==> flow/design.v (excerpt) <==
module  ATCONV(
	input		clk,
	input		reset,
	output 	    busy,	
	input		ready,	
	output reg	[11:0]	iaddr,
	input signed [12:0]	idata,
	output	reg 	cwr,
	output  reg	[11:0]	caddr_wr,
	output reg 	[12:0] 	cdata_wr,
	output	reg 	crd,
	output reg	[11:0] 	caddr_rd,
	input 	[12:0] 	cdata_rd,
	output reg 	csel
	);
For scale: ~1300 cells after synthesis, about 110 flip-flops, roughly 12000 um^2 of cells after synthesis.
Settings: LEC_CHECK=0, CAP_MARGIN=20, CELL_PAD_IN_SITES_GLOBAL_PLACEMENT=0, CORE_MARGIN=2, CORE_UTILIZATION=72, CTS_CLUSTER_DIAMETER=75, CTS_CLUSTER_SIZE=72, PLACE_DENSITY_LB_ADDON=0.24, SLEW_MARGIN=15; clock period 7.08 ns.
run.sh (not shown) runs the stock make flow with config.mk's settings and CLKGATE_MAP_FILE=.
The starting point finished with negative setup slack left.
Then changed:
- CELL_PAD_IN_SITES_GLOBAL_PLACEMENT: 0 -> unset
- CTS_CLUSTER_DIAMETER: 75 -> unset
- CTS_CLUSTER_SIZE: 72 -> unset
- PLACE_DENSITY: unset -> 0.42
- PLACE_DENSITY_LB_ADDON: 0.24 -> unset
- SLEW_MARGIN: 15 -> 20
- clock period: 7.08 -> 4.0 ns (I/O delays scaled with it)
Outcome:
- The changed run never finished: it broke off in 5_1_grt
- die area does not change
- synthesized area stays the same
- synthesized cell count stays the same
Then changed:
- CTS_CLUSTER_SIZE: unset -> 60
- PLACE_DENSITY: 0.42 -> 0.35
- SETUP_SLACK_MARGIN: unset -> 0.5
- clock period: 4.0 -> 7.37 ns (I/O delays scaled with it)
After rerunning:
- With this change the flow finished but fails on negative setup slack
- area after synthesis stays the same
- die size stays the same
- synthesized cell count is unchanged
Then changed:
- ABC_AREA: unset -> 1
- CORE_ASPECT_RATIO: unset -> 0.69
- CTS_CLUSTER_SIZE: 60 -> unset
- PLACE_DENSITY: 0.35 -> 0.42
- SETUP_SLACK_MARGIN: 0.5 -> unset
- clock period: 7.37 -> 4.0 ns (I/O delays scaled with it)
=> Now the flow died in 4_1_cts with DPL-0033. Die size stays flat. Area after synthesis hardly moves. Synthesized cell count grows by 17%.

* * *

Setup of v38:
The RTL this note starts from:
==> flow/design.v <==
`timescale 1ns/10ps
module  ATCONV(
	input		clk,
	input		reset,
	output 	    busy,	
	input		ready,	
	output reg	[11:0]	iaddr,
	input signed [12:0]	idata,
	output	reg 	cwr,
	output  reg	[11:0]	caddr_wr,
	output reg 	[12:0] 	cdata_wr,
	output	reg 	crd,
	output reg	[11:0] 	caddr_rd,
	input 	[12:0] 	cdata_rd,
	output reg 	csel
	);
	reg [2:0] cur_state, next_state;
	localparam IDLE = 3'd0;
	localparam READ_IMAGE = 3'd1;
	localparam WRITE_MEM0 = 3'd2;
	localparam READ_MEM0 = 3'd3;
	localparam WRITE_MEM1 = 3'd4;
	localparam FINISH = 3'd5;
	reg [5:0] col, row;
	reg [4:0] tempX_L0, tempY_L0;
	reg [3:0] cnt;
	wire [3:0] is_pad;
	assign is_pad[0] = (col < 6'd2);
	assign is_pad[1] = (col > 6'd61);
	assign is_pad[2] = (row < 6'd2);
	assign is_pad[3] = (row > 6'd61);
	assign busy = !(cur_state == FINISH || cur_state == IDLE);
    reg signed [12:0] kernal;
	reg signed [29:0] conv_sum;
	reg [12:0] max;
	always @(posedge clk or posedge reset) begin
		if(reset) cur_state <= IDLE; 
		else cur_state <= next_state;
	end
	always @(*) begin
		case(cur_state)
			IDLE: begin
				if(ready == 1'b1) next_state = READ_IMAGE;
				else next_state = IDLE;
			end
			READ_IMAGE: begin
				if(cnt == 4'd11) next_state = WRITE_MEM0;
				else next_state = READ_IMAGE;
			end
			WRITE_MEM0: begin
				if(row == 6'd63 && col == 6'd63) next_state = READ_MEM0;
				else next_state = READ_IMAGE;
			end
			READ_MEM0: begin
				if(cnt == 4'd5) next_state = WRITE_MEM1;
				else next_state = READ_MEM0;
			end
			WRITE_MEM1: begin
				if(row == 6'd62 && col == 6'd62) next_state = FINISH;
				else next_state = READ_MEM0;
			end
			FINISH: begin
				next_state = IDLE;
			end
			default: begin
				next_state = IDLE;
			end
		endcase
	end
	always @(posedge clk or posedge reset) begin
		if(reset) begin
			col <= 6'd0;
			row <= 6'd0;
			cnt <= 4'd0;
			tempX_L0 <= 5'd0;
			tempY_L0 <= 5'd0;
			csel <= 1'b0;
			cwr <= 1'b0;
			crd <= 1'b0;
			max <= 13'd0;
			iaddr <= 12'd0;
			caddr_rd <= 12'd0;
			caddr_wr <= 12'd0;
			cdata_wr <= 13'd0;
		end
		else begin
			case(cur_state)
				READ_IMAGE: begin
					case(cnt)
						4'd0: begin   
							case({is_pad[2], is_pad[0]})
								2'b00: iaddr <= {row-6'd2, col-6'd2};
								2'b01: iaddr <= {row-6'd2, 6'd0};
								2'b10: iaddr <= {6'd0, col-6'd2};
								2'b11: iaddr <= {6'd0, 6'd0};
						    endcase
							conv_sum <= 30'd0;
						end
						4'd1: begin   
							if(is_pad[2] == 1'b1) iaddr <= {6'd0, col};
							else iaddr <= {row-6'd2, col};
							conv_sum <= $signed(idata) * kernal;
						end
						4'd2: begin   
							case({is_pad[2], is_pad[1]})
								2'b00: iaddr <= {row-6'd2, col+6'd2};
								2'b01: iaddr <= {row-6'd2, 6'd63};
								2'b10: iaddr <= {6'd0, col+6'd2};
								2'b11: iaddr <= {6'd0, 6'd63};
							endcase
							conv_sum <= conv_sum + $signed(idata) * kernal;
						end
						4'd3: begin   
							if(is_pad[0] == 1'b1) iaddr <= {row, 6'd0};
							else iaddr <= {row, col-6'd2};
							conv_sum <= conv_sum + $signed(idata) * kernal;
						end
						4'd4: begin   
							iaddr <= {row, col};
							conv_sum <= conv_sum + $signed(idata) * kernal;
						end
						4'd5: begin   
							if(is_pad[1] == 1'b1) iaddr <= {row, 6'd63};
							else iaddr <= {row, col+6'd2};
							conv_sum <= conv_sum + $signed(idata) * kernal;
						end
						4'd6: begin   
							case({is_pad[3], is_pad[0]})
								2'b00: iaddr <= {row+6'd2, col-6'd2};
								2'b01: iaddr <= {row+6'd2, 6'd0};
								2'b10: iaddr <= {6'd63, col-6'd2};
								2'b11: iaddr <= {6'd63, 6'd0};
							endcase
							conv_sum <= conv_sum + $signed(idata) * kernal;
						end
						4'd7: begin   
							if(is_pad[3] == 1'b1) iaddr <= {6'd63, col};
							else iaddr <= {row+6'd2, col};
							conv_sum <= conv_sum + $signed(idata) * kernal;
						end
						4'd8: begin   
							case({is_pad[3], is_pad[1]})
								2'b00: iaddr <= {row+6'd2, col+6'd2};
								2'b01: iaddr <= {row+6'd2, 6'd63};
								2'b10: iaddr <= {6'd63, col+6'd2};
								2'b11: iaddr <= {6'd63, 6'd63};
							endcase
							conv_sum <= conv_sum + $signed(idata) * kernal;
						end
						4'd9: begin
							conv_sum <= conv_sum + $signed(idata) * kernal;
						end
						4'd10: begin
							conv_sum <= conv_sum + $signed(13'h1FF4);
						end
						4'd11: begin
							caddr_wr <= {row, col};
							cdata_wr <= (conv_sum[16] || conv_sum[16:4] <= 13'd11)? 13'd0 : conv_sum[16:4]-13'd11;
						end
					endcase
					if(cnt == 11) begin
						cnt <= 4'd0;
						cwr <= 1'b1;
						csel <= 1'b0;
					end
					else 
						cnt <= cnt + 4'd1;
				end
				WRITE_MEM0: begin
					cwr <= 1'b0;
					if(col == 6'd63) begin
						col <= 6'd0;
						row <= row + 6'd1;
					end
					else 
						col <= col + 6'd1;
					if(row == 6'd63 && col == 6'd63) begin
						row <= 6'd0;
						col <= 6'd0;
						cwr <= 1'b0;
						crd <= 1'b1;
						csel <= 1'b0;
					end
				end
				READ_MEM0: begin
					case(cnt)
						4'd0: begin
							caddr_rd <= {row, col};
							max <= 13'd0;
						end
						4'd1: begin
							caddr_rd <= {row, col+6'd1};
							max <= cdata_rd;
						end
						4'd2: begin
							caddr_rd <= {row+6'd1, col};
							max <= (max > cdata_rd)? max : cdata_rd; 
						end
						4'd3: begin
							caddr_rd <= {row+6'd1, col+6'd1};
							max <= (max > cdata_rd)? max : cdata_rd; 
						end
						4'd4: begin
							max <= (max > cdata_rd)? max : cdata_rd;
						end
						4'd5: begin 
							caddr_wr <= {tempY_L0, tempX_L0};
							if(max != 13'd0) begin
								if(max[3:0] != 13'd0) cdata_wr <= (max[12:4] + 1) << 4;
								else cdata_wr <= max[12:4] << 4;
							end
							else 
								cdata_wr <= 13'd0;
						end
					endcase
					if(cnt == 4'd5) begin
						cnt <= 4'd0;
						cwr <= 1'b1;
						crd <= 1'b0;
						csel <= 1'b1;
					end
					else 
						cnt <= cnt + 4'd1;
				end
				WRITE_MEM1: begin
					if(tempX_L0 == 5'd31) begin
						tempY_L0 <= tempY_L0 + 5'd1;
						tempX_L0 <= 5'd0;
					end
					else 
						tempX_L0 <= tempX_L0 + 5'd1;
					if(col == 6'd62) begin
						col <= 6'd0;
						row <= row + 6'd2;
					end
					else
						col <= col + 6'd2;
					if(row == 6'd62 && col == 6'd62) begin
						cwr <= 1'b0;
						crd <= 1'b0;
						csel <= 1'b0;
					end
					else begin
						cwr <= 1'b0;
						crd <= 1'b1;
						csel <= 1'b0;
					end
				end
				FINISH: begin
					row <= 6'd0;
					col <= 6'd0;
					tempX_L0 <= 5'd0;
					tempY_L0 <= 5'd0;
				end
			endcase
		end
	end
	always @(*) begin
		case(cnt)
			4'd1: kernal = 13'h1FFF;
			4'd2: kernal = 13'h1FFE;
			4'd3: kernal = 13'h1FFF;
			4'd4: kernal = 13'h1FFC;
			4'd5: kernal = 13'h0010;
			4'd6: kernal = 13'h1FFC;
			4'd7: kernal = 13'h1FFF;
			4'd8: kernal = 13'h1FFE;
			4'd9: kernal = 13'h1FFF;
			default: kernal = 13'h0;
		endcase
	end
endmodule
export LEC_CHECK = 0
export ABC_AREA = 1
export CAP_MARGIN = 20
export CORE_MARGIN = 2
export CORE_UTILIZATION = 64
export PLACE_DENSITY = 0.43
export SLEW_MARGIN = 20
export TNS_END_PERCENT = 10
create_clock -name core_clock -period 4.88 [get_ports {clk}]
v38 ran in full, but the layout does not pass; the checks complain about negative setup slack.
> inputs changed (v38 -> v13)
# v38
export LEC_CHECK = 0
export ABC_AREA = 1
export CAP_MARGIN = 20
export CORE_MARGIN = 2
export CORE_UTILIZATION = 64
export PLACE_DENSITY = 0.43
export SLEW_MARGIN = 20
export TNS_END_PERCENT = 10
create_clock -name core_clock -period 4.88 [get_ports {clk}]
# v13
export LEC_CHECK = 0
export CAP_MARGIN = 20
export CORE_MARGIN = 2
export CORE_UTILIZATION = 72
export PLACE_DENSITY_LB_ADDON = 0.26
export SLEW_MARGIN = 20
create_clock -name core_clock -period 7.2 [get_ports {clk}]
Findings:
FAIL v13 @ 5_1_grt: tool exited with error
Per the comparison of v13 with v38, floorplan die height now sits lower, share of the yosys chip area belonging to registers now sits at about the same level, synthesized area now sits at about the same level, synthesized cell count now sits lower.
Compared to v38, v13 has yosys cell count 15% lower.
| number of buffers inserted for hold repair after clock tree synthesis | v38 vs v13 | ≈ equal |
In the tables for v13 and v38, area share of and/or/nand/nor cells after synthesis reads lower with v13.
Going from v38 to v13, die size shrinks by about 11%.
Setup changes, v13 to v59
# v13
export LEC_CHECK = 0
export CAP_MARGIN = 20
export CORE_MARGIN = 2
export CORE_UTILIZATION = 72
export PLACE_DENSITY_LB_ADDON = 0.26
export SLEW_MARGIN = 20
create_clock -name core_clock -period 7.2 [get_ports {clk}]
# v59
export LEC_CHECK = 0
export CAP_MARGIN = 20
export CORE_MARGIN = 2
export CORE_UTILIZATION = 64
export PLACE_DENSITY = 0.43
export SLEW_MARGIN = 20
create_clock -name core_clock -period 7.21 [get_ports {clk}]
--- outcome ---
- Floorplan check, v59 vs v13: die outline larger in v59
- Min post-CTS resize count across v59 and v13: v59
- Taking v13 as the reference, in v59 standard cell core area grew by about 13%; mean instance size in the synthesized netlist did not really move; core utilization at floorplan decreased by 8.5 points relative to the old numbers.
- v59: PASS, flow complete, no timing, DRC or antenna violations
- Setup slack at placement: v59 and v13 compared, lower one is v13
#### Input delta (v30 over v59)
# v59
export LEC_CHECK = 0
export CAP_MARGIN = 20
export CORE_MARGIN = 2
export CORE_UTILIZATION = 64
export PLACE_DENSITY = 0.43
export SLEW_MARGIN = 20
create_clock -name core_clock -period 7.21 [get_ports {clk}]
# v30
export LEC_CHECK = 0
export CAP_MARGIN = 20
export CORE_MARGIN = 2
export CORE_UTILIZATION = 40
export SLEW_MARGIN = 20
create_clock -name core_clock -period 10.0 [get_ports {clk}]
==> results <==
Count of vias placed by the detailed router in v30 is 1,066 below v59. Relative to v59, the design area measured on v30 has decreased by a little under 10%. Post-synthesis area per instance came out exactly the same in v30 and v59.
The following lists how v53 was set up differently from v30:
# v30
export LEC_CHECK = 0
export CAP_MARGIN = 20
export CORE_MARGIN = 2
export CORE_UTILIZATION = 40
export SLEW_MARGIN = 20
create_clock -name core_clock -period 10.0 [get_ports {clk}]
# v53
export LEC_CHECK = 0
export CAP_MARGIN = 15
export CORE_ASPECT_RATIO = 1.31
export CORE_MARGIN = 2
export CORE_UTILIZATION = 38
export CTS_CLUSTER_DIAMETER = 386
export CTS_CLUSTER_SIZE = 99
export PLACE_DENSITY = 0.7
export SETUP_SLACK_MARGIN = -0.47
export SLEW_MARGIN = 0
export TNS_END_PERCENT = 15
create_clock -name core_clock -period 10.0 [get_ports {clk}]
### Flow results
The time the worst path needs with I/O delays and setup in v53 sits 0.029 ns above the value recorded for v30.
Compared with v30, in v53 count of clock-buffer cells in the layout fell by 1.
Between v30 and v53, the worst slew margin relative to its limit is lower for v53.
Between v30 and v53, the difference in register fraction of the total cell area is negligible.
Against v30, v53 comes in 0.29 points higher on share of the clock period used by the worst path.
Relative to v53, the following input files were edited for v6:
# v53
export LEC_CHECK = 0
export CAP_MARGIN = 15
export CORE_ASPECT_RATIO = 1.31
export CORE_MARGIN = 2
export CORE_UTILIZATION = 38
export CTS_CLUSTER_DIAMETER = 386
export CTS_CLUSTER_SIZE = 99
export PLACE_DENSITY = 0.7
export SETUP_SLACK_MARGIN = -0.47
export SLEW_MARGIN = 0
export TNS_END_PERCENT = 15
create_clock -name core_clock -period 10.0 [get_ports {clk}]
# v6
export LEC_CHECK = 0
export CAP_MARGIN = 20
export CORE_MARGIN = 2
export CORE_UTILIZATION = 60
export SLEW_MARGIN = 20
create_clock -name core_clock -period 5.15 [get_ports {clk}]
## What came out
Completing all stages was not enough for v6: its layout failed the final checks because of negative setup slack. The pin count of the biggest net entering global routing of v6 is higher than that of v53. v6 vs. v53: die boundary height decreased by about 30% relative to the old numbers; final worst setup slack decreased by 3.07 ns relative to the old numbers; multi-input gate share of the layout cell area decreased by 2.7 points relative to the old numbers; first-pass GRT wire length increased by about 6% relative to the old numbers. Routability congestion estimate from global placement: v6 vs v53 down 4.6%. [v6] area added between synthesis and finish rose 14 points relative to v53. Summary of v6 over v53: critical path arrival moved down; post-synthesis register bit count about even.
